Design sd_card_top, start of the top module:
module sd_card_top
#(
	parameter  SPI_LOW_SPEED_DIV = 248,          
	parameter  SPI_HIGH_SPEED_DIV = 0            
)
(
	input            clk,
	input            rst,
	output           SD_nCS,                     
	output           SD_DCLK,                    
	output           SD_MOSI,                    
	input            SD_MISO,                    
	output           sd_init_done,               
	input            sd_sec_read,                
	input[31:0]      sd_sec_read_addr,           
	output[7:0]      sd_sec_read_data,           
	output           sd_sec_read_data_valid,     
	output           sd_sec_read_end,            
	input            sd_sec_write,               
	input[31:0]      sd_sec_write_addr,          
	input[7:0]       sd_sec_write_data,          
	output           sd_sec_write_data_req,      
	output           sd_sec_write_end            
);
Size: ~1000 cells after synthesis, about 200 flip-flops, about 93 I/O pins.
make LEC_CHECK=0 ABC_AREA=0 CAP_MARGIN=20 CELL_PAD_IN_SITES_GLOBAL_PLACEMENT=0 CORE_ASPECT_RATIO=1.35 CORE_MARGIN=2 CORE_UTILIZATION=69 CTS_CLUSTER_SIZE=14 SETUP_SLACK_MARGIN=-0.19 SLEW_MARGIN=30 TNS_END_PERCENT=95 finish   # period 2.34 ns
run.sh (not shown) runs the stock make flow with config.mk's settings and CLKGATE_MAP_FILE=.
The baseline finished but failed the layout checks on negative setup slack.
Next try:
CAP_MARGIN = 5   (was 20)
CORE_ASPECT_RATIO = 0.95   (was 1.35)
CORE_UTILIZATION = 72   (was 69)
CTS_CLUSTER_DIAMETER = 29   (was not set)
HOLD_SLACK_MARGIN = -0.09   (was not set)
SETUP_SLACK_MARGIN = not set   (was -0.19)
Effect: With this change the flow died in global routing (5_1_grt) (GRT-0232); die area decreases by 4.1%; area after synthesis does not change; synthesized cell count is unchanged.

========
== run 1 ==
Starting RTL as in the previous note.
Settings: LEC_CHECK=0, ABC_AREA=0, CAP_MARGIN=40, CELL_PAD_IN_SITES_GLOBAL_PLACEMENT=1, CORE_ASPECT_RATIO=1.35, CORE_MARGIN=2, CORE_UTILIZATION=39, CTS_CLUSTER_DIAMETER=40, CTS_CLUSTER_SIZE=16, GPL_TIMING_DRIVEN=0, HOLD_SLACK_MARGIN=0.11, MAX_ROUTING_LAYER=met4, PLACE_DENSITY_LB_ADDON=0.09, SETUP_SLACK_MARGIN=0.01, SLEW_MARGIN=0, TNS_END_PERCENT=25; clock period 4.31 ns.
Edits applied to the flow inputs when going from run 1 to run 2:
Settings: PLACE_DENSITY_LB_ADDON: 0.09 -> unset; TNS_END_PERCENT: 25 -> 95; CTS_CLUSTER_DIAMETER: 40 -> unset; CORE_UTILIZATION: 39 -> 61; MAX_ROUTING_LAYER: met4 -> unset; HOLD_SLACK_MARGIN: 0.11 -> unset; SETUP_SLACK_MARGIN: 0.01 -> -0.19; SLEW_MARGIN: 0 -> 30; GPL_TIMING_DRIVEN: 0 -> unset; CTS_CLUSTER_SIZE: 16 -> 14; CAP_MARGIN: 40 -> 20; the clock period (ns, I/O delays scaled along): 4.31 -> 1.99.
==> comparison <==
Summary of run 1 and run 2: one run falls short of a clean finish, namely run 2. Run 2 ran in full, but the layout does not pass; the checks complain about setup timing. Compared run 2 against run 1; sequential cell area within noise. Compared with run 1, run 2 shows a higher setup violation total in the final timing report. met2 routed wirelength for run 2 is lower than for run 1. Summary — maximum fanout count along the critical path, run 2 relative to run 1: lower, by 3.
#### Input delta (run 3 over run 2)
Settings: SLEW_MARGIN now 20, was 30; CORE_UTILIZATION now 40, was 61; ABC_AREA no longer set, was 0; CORE_ASPECT_RATIO no longer set, was 1.35; CTS_CLUSTER_SIZE no longer set, was 14; TNS_END_PERCENT no longer set, was 95; CELL_PAD_IN_SITES_GLOBAL_PLACEMENT no longer set, was 1; SETUP_SLACK_MARGIN no longer set, was -0.19; the clock period (ns, I/O delays scaled along) now 3.58, was 1.99.
==> results <==
Summary of run 3 and run 2: one run falls short of a clean finish, namely run 2. Although run 2 finished all stages, its layout failed final checks on setup timing. Of run 3 and run 2, it is run 3 that has the lower met2 demand-to-capacity share in global routing. Changes observed in run 3 relative to run 2: number of antenna-violating nets in the routed design comparable, tally of non-filler cells in the final layout now larger.
[inputs] run 4 vs run 3
Settings: the clock period (ns, I/O delays scaled along) changed from 3.58 to 5.0.
[summary]
- Looking at end point of the critical path, the sd_card_cmd_m0.byte_cnt[13]$_DFFE_PP0P_ result is from run 4; the sd_card_cmd_m0.byte_cnt[3]$_DFFE_PP0P_ one comes from run 3.
- Side by side, total CTS buffers turned out lower in run 4 than in run 3.
- Comparing run 3 and run 4, the lower depth of the most critical reg-to-reg path is on run 4.
- For the final area, run 4 came in 1.6% lower than run 3 did.
- As far as number of storage elements in the synthesis netlist goes, run 4 and run 3 are indistinguishable; the numbers are identical.
- For the area growth from synthesis to layout, run 4 came in 1.9 points lower than run 3 did.
- Changes observed in run 4 relative to run 3: critical path depth shrank by 1; total power divided by cell area down 32%.
### run 4 -> run 5
Settings: a change of CORE_UTILIZATION from 40 to 64; an added SETUP_SLACK_MARGIN of 0.83; a change of the clock period (ns, I/O delays scaled along) from 5.0 to 3.4.
--- outcome ---
- Run 5 completed end to end with timing, DRC and antenna clean.
- [run 5] leakage component of the power rose 1.5% relative to run 4
- [compare] base=run 4 new=run 5: global-route usage went up 12 points, synthesis-to-finish area growth held.
- Diff run 4 -> run 5: setup slack after layout down 0.65 ns; number of buffers created by CTS went down by about 9%; critical path depth lost 2; met1 global-route usage climbed 17 points.
- Run 4 consumes less power than run 5.
- Portion of total power attributed to the clock network: run 5 < run 4
- STATUS via total after detailed routing: run 5 loses against run 4
Edits applied to the flow inputs when going from run 5 to run 6:
Settings: an added CELL_PAD_IN_SITES_DETAIL_PLACEMENT of 1; a change of CORE_UTILIZATION from 64 to 40; a deleted SETUP_SLACK_MARGIN that had been 0.83; a change of CAP_MARGIN from 20 to 30; a change of the clock period (ns, I/O delays scaled along) from 3.4 to 3.35.
### Flow results
Of run 5 and run 6, run 5 shows the higher met2 track demand over resource, with run 6 below it.
Via count of the first global-routing pass, run 6 vs run 5: up by a little under 10%
Run 6: flow completed, timing, DRC and antenna clean
Per the comparison of run 6 with run 5, sequential standard cell area held steady, power grew by 6.6%, design area grew by about 2.7%, logic share of the area shrank by 1.5 points.

========
== run A ==
sd_card_top again, from the RTL that the note above started with.
## sd_card_top
module sd_card_top
#(
	parameter  SPI_LOW_SPEED_DIV = 248,          
	parameter  SPI_HIGH_SPEED_DIV = 0            
)
(
	input            clk,
	input            rst,
	output           SD_nCS,                     
	output           SD_DCLK,                    
	output           SD_MOSI,                    
	input            SD_MISO,                    
	output           sd_init_done,               
	input            sd_sec_read,                
	input[31:0]      sd_sec_read_addr,           
	output[7:0]      sd_sec_read_data,           
	output           sd_sec_read_data_valid,     
	output           sd_sec_read_end,            
	input            sd_sec_write,               
	input[31:0]      sd_sec_write_addr,          
	input[7:0]       sd_sec_write_data,          
	output           sd_sec_write_data_req,      
	output           sd_sec_write_end            
);
wire[15:0]           spi_clk_div;                
wire                 cmd_req;                    
wire                 cmd_req_ack;                
wire                 cmd_req_error;              
wire[47:0]           cmd;                        
wire[7:0]            cmd_r1;                     
wire[15:0]           cmd_data_len;               
wire                 block_read_req;             
wire                 block_read_valid;           
wire[7:0]            block_read_data;            
  ...
Settings: LEC_CHECK=0, ABC_AREA=0, CAP_MARGIN=40, CELL_PAD_IN_SITES_DETAIL_PLACEMENT=1, CELL_PAD_IN_SITES_GLOBAL_PLACEMENT=1, CORE_ASPECT_RATIO=1.35, CORE_MARGIN=2, CORE_UTILIZATION=44, CTS_CLUSTER_DIAMETER=274, CTS_CLUSTER_SIZE=16, GPL_ROUTABILITY_DRIVEN=0, GPL_TIMING_DRIVEN=0, HOLD_SLACK_MARGIN=0.11, MAX_ROUTING_LAYER=met4, MIN_ROUTING_LAYER=met2, PLACE_DENSITY_LB_ADDON=0.09, SETUP_SLACK_MARGIN=0.01, SLEW_MARGIN=0, TNS_END_PERCENT=55; clock period 4.31 ns.
## Diff of input files: run B against run A
==> flow/config.mk <==
export PLATFORM = sky130hd
export DESIGN_NAME = sd_card_top
export DESIGN_NICKNAME = sd_card_top
export VERILOG_FILES = /design/flow/design.v
export SDC_FILE = /design/flow/constraint.sdc
export NUM_CORES = 4
export LEC_CHECK = 0
export ABC_AREA = 0
export CAP_MARGIN = 20
export CELL_PAD_IN_SITES_GLOBAL_PLACEMENT = 1
export CORE_ASPECT_RATIO = 1.35
export CORE_MARGIN = 2
export CORE_UTILIZATION = 61
export CTS_CLUSTER_SIZE = 14
export SETUP_SLACK_MARGIN = 0.61
export SLEW_MARGIN = 30
export TNS_END_PERCENT = 25
==> flow/constraint.sdc <==
create_clock -name core_clock -period 3.16 [get_ports {clk}]
set_input_delay 0.6320 -clock core_clock [delete_from_list [all_inputs] [get_ports {clk}]]
set_output_delay 0.6320 -clock core_clock [all_outputs]
set_load 0.01 [all_outputs]
Notes after the runs:
- Design area essentially unchanged between run B and run A.
- Power attributed to the clock group, run B vs run A: up by more than half
- Against run A, run B reports a fmax that is higher.
- Comparing run A and run B, the higher layout net count is on run A.
- Comparing run A and run B, clock slew at the register clock pins of the worst setup and hold paths is lower on run B.
- Taking run B over run A, the tap cell count ratio works out to 0.66.
- In the reports for run A and run B, the larger total power consumption of the routed design belongs to run B.
- Power share of the clock group (higher): run B
- Taking run A as the reference point, the count of port buffers added during placement of run B rises by 1.
Edits applied to the flow inputs when going from run B to run C:
--- a/flow/config.mk
+++ b/flow/config.mk
@@ -7,11 +7,12 @@
 export LEC_CHECK = 0
 export ABC_AREA = 0
-export CAP_MARGIN = 20
-export CELL_PAD_IN_SITES_GLOBAL_PLACEMENT = 1
+export CAP_MARGIN = 5
+export CELL_PAD_IN_SITES_GLOBAL_PLACEMENT = 0
 export CORE_ASPECT_RATIO = 1.35
 export CORE_MARGIN = 2
-export CORE_UTILIZATION = 61
+export CORE_UTILIZATION = 72
 export CTS_CLUSTER_SIZE = 14
-export SETUP_SLACK_MARGIN = 0.61
+export PLACE_DENSITY = 0.68
+export SETUP_SLACK_MARGIN = 0.48
 export SLEW_MARGIN = 30
 export TNS_END_PERCENT = 25
==> flow/constraint.sdc <==
create_clock -name core_clock -period 6.2 [get_ports {clk}]
set_input_delay 1.2400 -clock core_clock [delete_from_list [all_inputs] [get_ports {clk}]]
set_output_delay 1.2400 -clock core_clock [all_outputs]
set_load 0.01 [all_outputs]
Notes after the runs:
Share of total power in sequential cells (run C over run B): increase, 0.3 points. Per the comparison of run C with run B, routed length on met3 now larger; sequential share of cell area now larger. Run B → run C: synthesized-area fraction occupied by adder cells about even; cell count fell by 38.
Relative to run C, the following input files were edited for run D:
--- a/flow/config.mk
+++ b/flow/config.mk
@@ -8,11 +8,8 @@
 export ABC_AREA = 0
 export CAP_MARGIN = 5
-export CELL_PAD_IN_SITES_GLOBAL_PLACEMENT = 0
-export CORE_ASPECT_RATIO = 1.35
 export CORE_MARGIN = 2
 export CORE_UTILIZATION = 72
+export CTS_CLUSTER_DIAMETER = 201
 export CTS_CLUSTER_SIZE = 14
-export PLACE_DENSITY = 0.68
-export SETUP_SLACK_MARGIN = 0.48
-export SLEW_MARGIN = 30
-export TNS_END_PERCENT = 25
+export SETUP_SLACK_MARGIN = 0.59
+export SLEW_MARGIN = 20
==> flow/constraint.sdc <==
create_clock -name core_clock -period 2.4 [get_ports {clk}]
set_input_delay 0.4800 -clock core_clock [delete_from_list [all_inputs] [get_ports {clk}]]
set_output_delay 0.4800 -clock core_clock [all_outputs]
set_load 0.01 [all_outputs]
Of run C and run D, just one finished clean: run C. Against run C, half-perimeter wire length of the detailed placement result in run D rose by more than 10%. Looking at run D and run C, the die area is a wash. Of run D and run C, the run reporting the higher number of placed instances, taps included was run D. Cell area reported after detailed placement was lower in run C than in run D.
The following lists how run E was set up differently from run D:
==> flow/config.mk <==
export PLATFORM = sky130hd
export DESIGN_NAME = sd_card_top
export DESIGN_NICKNAME = sd_card_top
export VERILOG_FILES = /design/flow/design.v
export SDC_FILE = /design/flow/constraint.sdc
export NUM_CORES = 4
export LEC_CHECK = 0
export CAP_MARGIN = 20
export CORE_MARGIN = 2
export CORE_UTILIZATION = 16
export SLEW_MARGIN = 20
==> flow/constraint.sdc <==
create_clock -name core_clock -period 5.65 [get_ports {clk}]
set_input_delay 1.1300 -clock core_clock [delete_from_list [all_inputs] [get_ports {clk}]]
set_output_delay 1.1300 -clock core_clock [all_outputs]
set_load 0.01 [all_outputs]
- Run E reached the final stage; the timing, design-rule and antenna checks on its layout passed.
- [run E] cell count after placement rose about 44% relative to run D
- From run D to run E, post-synthesis adder-cell area fraction did not move at all.
- On run E: x dimension of the die is 110% higher than what run D gave.
- As far as synthesized cell count goes, run E and run D are indistinguishable; the numbers are identical.
- When run E is measured against run D, its clock buffer count from CTS turns out 5 higher.
- Area fraction in and, or, nand and nor cells: run E vs run D identical
- Delta (run E minus run D): setup slack at placement grew by 2.08 ns, placer's final routability congestion estimate shrank by about 14%, initial cell density of the core shrank by 57 points, vertical extent of the die grew by about 110%.
- Chip footprint: run E higher than run D
diff inputs: run E => run F
--- a/flow/config.mk
+++ b/flow/config.mk
@@ -8,4 +8,5 @@
 export CAP_MARGIN = 20
 export CORE_MARGIN = 2
-export CORE_UTILIZATION = 16
+export CORE_UTILIZATION = 66
+export CTS_CLUSTER_SIZE = 15
 export SLEW_MARGIN = 20
==> flow/constraint.sdc <==
create_clock -name core_clock -period 2.24 [get_ports {clk}]
set_input_delay 0.4480 -clock core_clock [delete_from_list [all_inputs] [get_ports {clk}]]
set_output_delay 0.4480 -clock core_clock [all_outputs]
set_load 0.01 [all_outputs]
### Flow results
In run F the implementation completed, yet the final layout does not meet the checks, the culprit being negative setup slack.
The maximum cell stage delay along the critical path of run F is lower than that of run E.
Run F vs. run E: total via count in the routed design moved up; sequential power has increased; wire length of the first global-routing pass up 870 um; sequential share of layout area went down by 0.64 points; area occupied by registers shows no meaningful change.
Run F vs run E — final design area excluding fillers climbed slightly
Changes observed in run F relative to run E: fraction of cell area in non-clock buffers has increased; post-route total power went up about 150%; number of setup violations in the final report climbed 7.
What run F reported for total of clock buffers placed in the layout has to be multiplied by 1.07 to get the figure for run E.

========
Starting RTL as in the previous note.
make LEC_CHECK=0 ABC_AREA=0 CAP_MARGIN=5 CORE_MARGIN=2 CORE_UTILIZATION=70 CTS_CLUSTER_DIAMETER=201 CTS_CLUSTER_SIZE=14 HOLD_SLACK_MARGIN=-0.09 SETUP_SLACK_MARGIN=0.37 SLEW_MARGIN=20 finish   # period 2.4 ns
The baseline finished with setup timing left.
Edit:
Settings changed: ABC_AREA 0 to unset, CTS_CLUSTER_DIAMETER 201 to unset, HOLD_SLACK_MARGIN -0.09 to unset, SETUP_SLACK_MARGIN 0.37 to unset.
Clock period 2.4 ns to 2.22 ns, I/O delays scaled along.
Outcome: The new run completed and failed the layout checks on setup timing. Clock power goes up by 34%. Critical path depth goes up by 1. Combinational power goes up by 9.7%.
Edit:
Settings changed: ABC_AREA set to 1, CTS_CLUSTER_DIAMETER set to 201.
Clock period 2.22 ns to 2.4 ns, I/O delays scaled along.
What happened:
- The new run passed the timing, design-rule and antenna checks
- area after synthesis goes up by 1.9%
- utilization fell by 9.2 points
- via count fell by 10%
- worst hold slack gets worse by 7.1 ps
Edit:
Settings changed: ABC_AREA 1 to unset, CAP_MARGIN 5 to 20, CORE_UTILIZATION 70 to 48, CTS_CLUSTER_DIAMETER 201 to unset, CTS_CLUSTER_SIZE 14 to unset.
Clock period 2.4 ns to 3.58 ns, I/O delays scaled along.
After rerunning: The changed run ran to the end with no violations; cell area increases slightly; clock-buffer cell count went up by 5; final cell count came out lower by a few percent.
Edit:
Settings changed: CORE_UTILIZATION 48 to 70, SETUP_SLACK_MARGIN set to -0.21.
Clock period 3.58 ns to 2.14 ns, I/O delays scaled along.
What happened: The new run reached the layout checks and failed them: setup timing; hold slack gets worse by 89 ps; worst setup slack gets worse by 620 ps; die size decreases by about 30%; non-clock buffer count increases by 80; sequential cell count does not change; total power increases by 63%.
Edit:
Settings changed: CORE_UTILIZATION 70 to 40, SETUP_SLACK_MARGIN -0.21 to 0.38.
Clock period 2.14 ns to 3.58 ns, I/O delays scaled along.
=>
- The changed run completed with no timing, DRC or antenna violations
- combinational power shrinks by well over a third
- power drops by a quarter to a third
- register-to-register slack improves by 830 ps
Power figures rest on the tool's default switching activity, not on a simulated workload.
